==> flow/design.v <==
module tpumac
 #(parameter BITS_AB=8,
   parameter BITS_C=16)
  (
   input clk, rst_n, WrEn, en,
   input signed [BITS_AB-1:0] Ain,
   input signed [BITS_AB-1:0] Bin,
   input signed [BITS_C-1:0] Cin,
   output reg signed [BITS_AB-1:0] Aout,
   output reg signed [BITS_AB-1:0] Bout,
   output reg signed [BITS_C-1:0] Cout
  );
  reg signed [BITS_C-1:0] Mult;
  reg [BITS_C-1:0] Adder, CMux;
  assign Mult = Ain * Bin;
  assign Adder = Mult + Cout;
  assign CMux = WrEn ? Cin : Adder;
  always@(posedge clk, negedge rst_n) begin
	if (!rst_n) begin
		Aout <= '0;
		Bout <= '0;
		Cout <= '0;
	end
	else if (en) begin
		Aout <= Ain;
		Bout <= Bin;
		Cout <= CMux;
	end
  end
endmodule
clock: 5.2 ns
lec_check: 0
cap_margin: 20
core_margin: 2
core_utilization: 40
place_density_lb_addon: 0.09
setup_slack_margin: -0.24
slew_margin: 20
tns_end_percent: 5
run.sh (not shown) runs the stock make flow with config.mk's settings and CLKGATE_MAP_FILE=.
The baseline completed and failed the layout checks on setup timing.
Rerun with:
ABC_AREA = 1   (was default)
GPL_ROUTABILITY_DRIVEN = 0   (was default)
PLACE_DENSITY_LB_ADDON = default   (was 0.09)
SETUP_SLACK_MARGIN = default   (was -0.24)
TNS_END_PERCENT = 65   (was 5)
Result: The changed run finished clean. Hold slack got worse by 0.037 ns. Via count grows by a quarter to a third. Final area climbs by a little under a tenth. Wire length went up by about a fifth. Global-route usage is higher by 2.1 points. Setup slack is better by 0.28 ns. Fmax increases by a few percent.
Rerun with:
ABC_AREA = default   (was 1)
CORE_UTILIZATION = 65   (was 40)
CTS_CLUSTER_DIAMETER = 27   (was default)
GPL_ROUTABILITY_DRIVEN = default   (was 0)
TNS_END_PERCENT = default   (was 65)
Outcome:
- The changed run went through all stages and came out clean
- setup slack gets worse by 0.10 ns
- count of clock-buffer cells in the layout climbs by 2
- via count shrinks by 15%
- first-iteration DRC count fell by 31%
Rerun with:
CORE_UTILIZATION = 40   (was 65)
CTS_CLUSTER_DIAMETER = default   (was 27)
PLACE_DENSITY = 0.95   (was default)
SETUP_SLACK_MARGIN = -0.26   (was default)
TNS_END_PERCENT = 10   (was default)
The new run completed, yet does not pass: setup timing.
Wire length rose by about a fifth.
Fmax fell by a few percent.
Die area rose by well over a third.
Final area rose slightly.
Sequential share of layout area fell by 0.27 points.
First-iteration DRC count rose by well over a third.
Non-clock buffer count rose by 3.
Rerun with:
CORE_MARGIN = 10   (was 2)
PLACE_DENSITY = default   (was 0.95)
PLACE_DENSITY_LB_ADDON = 0.12   (was default)
SETUP_SLACK_MARGIN = default   (was -0.26)
TNS_END_PERCENT = default   (was 10)
=> Now the flow finished with timing, DRC and antenna clean; hold slack stays flat; worst setup slack gains 0.26 ns; non-clock buffer count came out higher by 4.
Rerun with:
CORE_MARGIN = 2   (was 10)
PLACE_DENSITY_LB_ADDON = 0.06   (was 0.12)
SETUP_SLACK_MARGIN = -0.24   (was default)
Effect: Now the flow finished with setup timing left; worst setup slack loses 0.22 ns; clock-buffer cell count is unchanged; wire length decreases by a few percent; design area fell slightly; first-iteration DRC count is lower by well over a third.

---

Setup of north:
// tpumac: RTL as listed in full above, without the edits since
Settings: LEC_CHECK=0, CAP_MARGIN=20, CORE_MARGIN=2, CORE_UTILIZATION=70, CTS_CLUSTER_DIAMETER=43, CTS_CLUSTER_SIZE=25, PLACE_DENSITY_LB_ADDON=0.25, SLEW_MARGIN=20; clock period 4.95 ns.
FAIL north @ 5_1_grt: tool exited with error
Modified inputs, south compared to north
Settings: CTS_CLUSTER_SIZE removed (was 25); PLACE_DENSITY_LB_ADDON removed (was 0.25); CORE_UTILIZATION changed from 70 to 64.
### Flow results
The final report for south shows a completed flow and a layout that fails verification, specifically setup timing.
Final weighted congestion in routability-driven placement went down by a few percent going from north to south.
Min number of gates resized after CTS across north and south: south
Row count is higher on south
Input-level comparison between east and south:
Settings: HOLD_SLACK_MARGIN newly set to -0.08; CTS_CLUSTER_DIAMETER changed from 43 to 38; the clock period (ns, I/O delays scaled along) changed from 4.95 to 5.2.
east: flow completed, timing, DRC and antenna clean
Compared to south, east shows a wider setup margin.
east vs. south: total length of routed wires decreased 1800 um.
Diff south -> east: synthesized area neither gained nor lost much; worst hold margin neither gained nor lost much.
Portion of the layout cell area used by non-clock buffers: south vs east — no meaningful difference
diff inputs: east => west
Settings: swapping 64 for 72 in CORE_UTILIZATION; swapping 38 for 27 in CTS_CLUSTER_DIAMETER; putting TNS_END_PERCENT at 5 where nothing was set; putting PLACE_DENSITY_LB_ADDON at 0.27 where nothing was set; clearing HOLD_SLACK_MARGIN, which used to be -0.08.
--- outcome ---
On chip height: west sits below east.
As of west, floorplan die width had fallen by a few percent compared to east.
As far as part of the Yosys area used for sequential elements goes, east and west are indistinguishable; the numbers are identical.
Detailed placement HPWL (lower): east
west gives less number of placement rows than east did.
west ended with more final weighted congestion in routability-driven placement than east.
Initial core utilization (west over east): increase, 9.2 points
From east to west, number of distinct library cell variants in the gate-level netlist after synthesis did not move at all.
5_1_grt: west exited with error
Number of cells in the design after placement in west vs east: down 8
Summary of west over east: cell area after placement has decreased; number of gates resized after cts now sits higher.
For middle, these inputs were changed with respect to west:
Settings: putting SETUP_SLACK_MARGIN at -0.23 where nothing was set; clearing PLACE_DENSITY_LB_ADDON, which used to be 0.27; swapping 72 for 40 in CORE_UTILIZATION; swapping 27 for 397 in CTS_CLUSTER_DIAMETER; putting CTS_CLUSTER_SIZE at 97 where nothing was set; clearing TNS_END_PERCENT, which used to be 5.
--- outcome ---
middle vs west: area of the die up by more than half
Compared with west, middle shows a initial core utilization that is 34 points lower.
[compare] base=west new=middle: placed instance count shows an increase of 12%; number of cell rows went up; fraction of the mapped netlist area in simple logic gates shows no meaningful change.
Comparing middle against west, there is no change at all in area after synthesis.
Post-cts sizing count down 57 in middle wrt west
west -> middle: die extent in y increased by more than a quarter
And-or/or-and share of the synthesized area came out exactly the same in west and middle.
The flow for middle finished, though final verification flagged setup timing.
Horizontal die dimension ends up higher on middle.
